==> inputs of 08-17 <==
==> flow/design.v <==
module DCT_Component (
    input clk,
    input reset,
    input [3:0] address,
    input signed [31:0] writedata,
    input write,
    input read,
    input chipselect,
    output reg signed [31:0] readdata
);
    parameter signed [31:0] c1 = 1420;
    parameter signed [31:0] c2 = 1338;
    parameter signed [31:0] c3 = 1204;
    parameter signed [31:0] c5 = 805;
    parameter signed [31:0] c6 = 554;
    parameter signed [31:0] c7 = 283;
    parameter s1 = 3;
    parameter s2 = 10;
    parameter s3 = 13; 
    reg signed [31:0] data1, data2, data3, data4, data5, data6, data7, data8;
    wire signed [31:0] result1, result2, result3, result4, result5, result6, result7, result8;
    wire signed [31:0] result1_, result2_, result3_, result4_, result5_, result6_, result7_, result8_;
    wire signed [31:0] x0, x1, x2, x3, x4, x5, x6, x7, x8;
    wire signed [31:0] x5_out, x8_out, x7_out;
    DCT_Stage1 stage1(
        .data1(data1), .data2(data2), .data3(data3), .data4(data4),
        .data5(data5), .data6(data6), .data7(data7), .data8(data8),
        .x0(x0), .x1(x1), .x2(x2), .x3(x3), .x5(x5), .x6(x6), .x7(x7), .x8(x8)
    );
    DCT_Stage2 stage2(
        .x8(x8), .x5(x5), .x7(x7), .x6(x6),
        .x4(x4), .x5_out(x5_out), .x8_out(x8_out), .x7_out(x7_out)
    );
    DCT_Stage3 stage3(
        .x4(x4), .x5_out(x5_out),
        .result1(result1), .result5(result5)
    );
    DCT_Stage3Col stage3col(
        .x4(x4), .x5_out(x5_out),
        .result1_(result1_), .result5_(result5_)
    );
    DCT_Stage4 stage4(
        .x0(x0), .x1(x1), .x2(x2), .x3(x3), .x8_out(x8_out), .x7_out(x7_out),
        .result3(result3), .result7(result7), .result8(result8), .result6(result6), .result4(result4), .result2(result2)
    );
    DCT_Stage4Col stage4col(
        .x0(x0), .x1(x1), .x2(x2), .x3(x3), .x8_out(x8_out), .x7_out(x7_out),
        .result3_(result3_), .result7_(result7_), .result8_(result8_), .result6_(result6_), .result4_(result4_), .result2_(result2_)
    );
    always @(posedge clk or posedge reset) begin
        if (reset) begin
            data1 <= 0;
            data2 <= 0;
            data3 <= 0;
            data4 <= 0;
            data5 <= 0;
            data6 <= 0;
            data7 <= 0;
            data8 <= 0;
            readdata <= 0;
        end else begin
            if (write && chipselect) begin
                case (address)
                    4'b0000: data1 <= writedata;
                    4'b0001: data2 <= writedata;
                    4'b0010: data3 <= writedata;
                    4'b0011: data4 <= writedata;
                    4'b0100: data5 <= writedata;
                    4'b0101: data6 <= writedata;
                    4'b0110: data7 <= writedata;
                    4'b0111: data8 <= writedata;
                endcase
            end
            if (read && chipselect) begin
                case (address)
                    4'b0000: readdata <= result1;
                    4'b0001: readdata <= result2;
                    4'b0010: readdata <= result3;
                    4'b0011: readdata <= result4;
                    4'b0100: readdata <= result5;
                    4'b0101: readdata <= result6;
                    4'b0110: readdata <= result7;
                    4'b0111: readdata <= result8;
                    4'b1000: readdata <= result1_;
                    4'b1001: readdata <= result2_;
                    4'b1010: readdata <= result3_;
                    4'b1011: readdata <= result4_;
                    4'b1100: readdata <= result5_;
                    4'b1101: readdata <= result6_;
                    4'b1110: readdata <= result7_;
                    4'b1111: readdata <= result8_;
                endcase
            end
        end
    end
defparam stage4.c1 = c1;
defparam stage4.c2 = c2;
defparam stage4.c3 = c3;
defparam stage4.c5 = c5;
defparam stage4.c6 = c6;
defparam stage4.c7 = c7;
defparam stage4.s1 = s1;
defparam stage4.s2 = s2;
defparam stage4.s3 = s3;
defparam stage4col.c1 = c1;
defparam stage4col.c2 = c2;
defparam stage4col.c3 = c3;
defparam stage4col.c5 = c5;
defparam stage4col.c6 = c6;
defparam stage4col.c7 = c7;
defparam stage4col.s1 = s1;
defparam stage4col.s2 = s2;
defparam stage4col.s3 = s3;
defparam stage3col.s1 = s1;
defparam stage3col.s2 = s2;
defparam stage3col.s3 = s3;
endmodule
module DCT_Stage1(
    input signed [31:0] data1, data2, data3, data4, data5, data6, data7, data8,
    output reg signed [31:0] x0, x1, x2, x3, x5, x6, x7, x8
);
    always @(*) begin
        x8 = data1 + data8;
        x0 = data1 - data8;
        x7 = data2 + data7;
        x1 = data2 - data7;
        x6 = data3 + data6;
        x2 = data3 - data6;
        x5 = data4 + data5;
        x3 = data4 - data5;
    end
endmodule
module DCT_Stage2(
    input signed [31:0] x8, x5, x7, x6,
    output reg signed [31:0] x4, x5_out, x8_out, x7_out
);
    always @(*) begin
        x4 = x8 + x5;
        x8_out = x8 - x5;
        x5_out = x7 + x6;
        x7_out = x7 - x6;
    end
endmodule
module DCT_Stage3(
    input signed [31:0] x4, x5_out,
    output reg signed [31:0] result1, result5
);
    always @(*) begin
        result1 = x4 + x5_out;
        result5 = x4 - x5_out;
    end
endmodule
module DCT_Stage3Col(
    input signed [31:0] x4, x5_out,
    output reg signed [31:0] result1_, result5_
);
    parameter s1 = 3;
    parameter s2 = 10;
    parameter s3 = 13; 
    always @(*) begin
        result1_ = (x4 + x5_out) >>> s1;
        result5_ = (x4 - x5_out) >>> s1;
    end
endmodule
module DCT_Stage4(
    input signed [31:0] x0, x1, x2, x3, x8_out, x7_out,
    output reg signed [31:0] result3, result7, result8, result6, result4, result2
);
    parameter signed [31:0] c1 = 1420;
    parameter signed [31:0] c2 = 1338;
    parameter signed [31:0] c3 = 1204;
    parameter signed [31:0] c5 = 805;
    parameter signed [31:0] c6 = 554;
    parameter signed [31:0] c7 = 283;
    parameter s1 = 3;
    parameter s2 = 10;
    parameter s3 = 13; 
    always @(*) begin
        result3 = (x8_out * c2 + x7_out * c6) >>> s2;
        result7 = (x8_out * c6 - x7_out * c2) >>> s2;
        result8 = (x0 * c7 - x1 * c5 + x2 * c3 - x3 * c1) >>> s2;
        result6 = (x0 * c5 - x1 * c1 + x2 * c7 + x3 * c3) >>> s2;
        result4 = (x0 * c3 - x1 * c7 - x2 * c1 - x3 * c5) >>> s2;
        result2 = (x0 * c1 + x1 * c3 + x2 * c5 + x3 * c7) >>> s2;
    end
endmodule
module DCT_Stage4Col(
    input signed [31:0] x0, x1, x2, x3, x8_out, x7_out,
    output reg signed [31:0] result3_, result7_, result8_, result6_, result4_, result2_
);
    parameter signed [31:0] c1 = 1420;
    parameter signed [31:0] c2 = 1338;
    parameter signed [31:0] c3 = 1204;
    parameter signed [31:0] c5 = 805;
    parameter signed [31:0] c6 = 554;
    parameter signed [31:0] c7 = 283;
    parameter s1 = 3;
    parameter s2 = 10;
    parameter s3 = 13; 
    always @(*) begin
        result3_ = (x8_out * c2 + x7_out * c6) >>> s3;
        result7_ = (x8_out * c6 - x7_out * c2) >>> s3;
        result8_ = (x0 * c7 - x1 * c5 + x2 * c3 - x3 * c1) >>> s3;
        result6_ = (x0 * c5 - x1 * c1 + x2 * c7 + x3 * c3) >>> s3;
        result4_ = (x0 * c3 - x1 * c7 - x2 * c1 - x3 * c5) >>> s3;
        result2_ = (x0 * c1 + x1 * c3 + x2 * c5 + x3 * c7) >>> s3;
    end
endmodule
module DCT_Custom_Instruction(clk,
                              reset,
                              dataa,
                              n,
                              clk_en,
                              start,
							                done,
                              result);
parameter c1 = 1420;
parameter c2 = 1338;
parameter c3 = 1204;
parameter c5 = 805;
parameter c6 = 554;
parameter c7 = 283;
parameter s1 = 3;
parameter s2 = 10;
parameter s3 = 13;   
  input clk;
  input reset;
  input signed [31:0] dataa;  
  input [4:0] n;
  input clk_en;
  input start;
  output done;
  output signed [31:0] result;
  wire [3:0] address;
  wire write;
  wire read;
  reg done_delay;
  assign write = (n<8);
  assign read = (n>7);
 assign address = (n == 1) ? 4'b0001 :
                   (n == 2) ? 4'b0010 :
                   (n == 3) ? 4'b0011 :
                   (n == 4) ? 4'b0100 :
                   (n == 5) ? 4'b0101 :
                   (n == 6) ? 4'b0110 :
                   (n == 7) ? 4'b0111 :
                   (n == 8) ? 4'b0000 :
                   (n == 9) ? 4'b0001 :
                   (n == 10) ? 4'b0010 :
                   (n == 11) ? 4'b0011 :
                   (n == 12) ? 4'b0100 :
                   (n == 13) ? 4'b0101 :
                   (n == 14) ? 4'b0110 :
                   (n == 15) ? 4'b0111 :
                   (n == 16) ? 4'b1000 :
                   (n == 17) ? 4'b1001 :
                   (n == 18) ? 4'b1010 :
                   (n == 19) ? 4'b1011 :
                   (n == 20) ? 4'b1100 :
                   (n == 21) ? 4'b1101 :
                   (n == 22) ? 4'b1110 :
                   (n == 23) ? 4'b1111 : 4'b0000;
  assign done = (n>7)? done_delay : start;
  always @ (posedge clk or posedge reset)
  begin
  if (reset)
		done_delay <= 0;
  else
		done_delay <= start & read;
  end
  DCT_Component wrapper_wiring(.clk(clk),
                               .reset(reset),
                               .address(address),
                               .writedata(dataa),
                               .write(write & start),
                               .read(read),
                               .chipselect(clk_en),
                               .readdata(result));
defparam wrapper_wiring.c1 = c1;
defparam wrapper_wiring.c2 = c2;
defparam wrapper_wiring.c3 = c3;
defparam wrapper_wiring.c5 = c5;
defparam wrapper_wiring.c6 = c6;
defparam wrapper_wiring.c7 = c7;
defparam wrapper_wiring.s1 = s1;
defparam wrapper_wiring.s2 = s2;
defparam wrapper_wiring.s3 = s3;
endmodule
==> flow/run.sh <==
#!/bin/bash
# the make line also repeats each setting of config.mk as NAME=value (left out here)
make -C /OpenROAD-flow-scripts/flow DESIGN_CONFIG=/design/flow/config.mk WORK_HOME=/design/flow/orfs CLKGATE_MAP_FILE= finish
==> flow/config.mk <==
export PLATFORM = sky130hd
export DESIGN_NAME = DCT_Custom_Instruction
export DESIGN_NICKNAME = DCT_Custom_Instruction
export VERILOG_FILES = /design/flow/design.v
export SDC_FILE = /design/flow/constraint.sdc
export NUM_CORES = 4
export LEC_CHECK = 0
export CAP_MARGIN = 0
export CORE_MARGIN = 2
export CORE_UTILIZATION = 40
export CTS_CLUSTER_SIZE = 10
export SETUP_SLACK_MARGIN = -0.96
export SLEW_MARGIN = 20
export TNS_END_PERCENT = 15
==> flow/constraint.sdc <==
create_clock -name core_clock -period 16.0 [get_ports {clk}]
set_input_delay 3.2000 -clock core_clock [delete_from_list [all_inputs] [get_ports {clk}]]
set_output_delay 3.2000 -clock core_clock [all_outputs]
set_load 0.01 [all_outputs]
==> inputs of 04-21, as changes to 08-17 <==
Settings changed: ABC_AREA from default to 1, CAP_MARGIN 0 to 20, CORE_UTILIZATION 40 to 67, CTS_CLUSTER_DIAMETER from default to 384, CTS_CLUSTER_SIZE 10 to 98, SETUP_SLACK_MARGIN -0.96 to default, SLEW_MARGIN 20 to 0, TNS_END_PERCENT 15 to 5.
==> inputs of 03-07, as changes to 08-17 <==
Settings changed: CAP_MARGIN 0 to 20, CORE_UTILIZATION 40 to 72, CTS_CLUSTER_SIZE 10 to default, MAX_ROUTING_LAYER from default to met4, PLACE_DENSITY_LB_ADDON from default to 0.01, SETUP_SLACK_MARGIN -0.96 to 3.08, TNS_END_PERCENT 15 to 40.
==> flow/constraint.sdc (replaced) <==
create_clock -name core_clock -period 14.9 [get_ports {clk}]
set_input_delay 2.9800 -clock core_clock [delete_from_list [all_inputs] [get_ports {clk}]]
set_output_delay 2.9800 -clock core_clock [all_outputs]
set_load 0.01 [all_outputs]
==> inputs of 06-15, as changes to 08-17 <==
Settings changed: CAP_MARGIN 0 to 20, CORE_UTILIZATION 40 to 70, CTS_CLUSTER_SIZE 10 to default, SETUP_SLACK_MARGIN -0.96 to default, TNS_END_PERCENT 15 to default.
==> flow/constraint.sdc (replaced) <==
create_clock -name core_clock -period 13.0 [get_ports {clk}]
set_input_delay 2.6000 -clock core_clock [delete_from_list [all_inputs] [get_ports {clk}]]
set_output_delay 2.6000 -clock core_clock [all_outputs]
set_load 0.01 [all_outputs]
==> qor summary <==
metric	06-15	08-17	04-21	03-07
Status	finished with violations	finished clean	stopped before the end	finished clean
Stage where the flow stopped	-	-	global routing	-
Layout check failures	setup timing	-	-	-
Number of remaining DRC errors	0	0	-	0
Max-cap violations	0	0	-	0
Register-to-register setup slack	-1.29 ns	0.47 ns	-	0.70 ns
Fin. max-slew vios	0	0	-	0
CP max stage delay	0.54 ns	0.56 ns	-	0.66 ns
Critical Path Source	wrapper_wiring.data6[4]	wrapper_wiring.data6[0]	-	wrapper_wiring.data6[0]
Post-route antenna net violation count	0	0	-	0
Met3 routed wirelength	75.4 mm	35.7 mm	-	66.1 mm
Most numerous cell on the critical path	sky130_fd_sc_hd__fa_1	sky130_fd_sc_hd__fa_1	-	sky130_fd_sc_hd__fa_1
Crit Reg-Reg Startpoint	wrapper_wiring.data6[4]	wrapper_wiring.data6[0]	-	wrapper_wiring.data6[0]
Portion of synthesized cell area occupied by the leading cell type	31.8%	31.8%	30.5%	31.8%
Critical R2R Capture	wrapper_wiring.readdata[22]	wrapper_wiring.readdata[28]	-	wrapper_wiring.readdata[21]
DP Wirelength	389 mm	380 mm	463 mm	389 mm
Actual transition at the worst max-transition pin	1.45 ns	1.24 ns	-	1.33 ns
TritonCTS clock tree	done	done	-	done
Iteration tally of the first detailed-router pass	9	6	-	15
Wire length on met1	150 mm	177 mm	-	149 mm
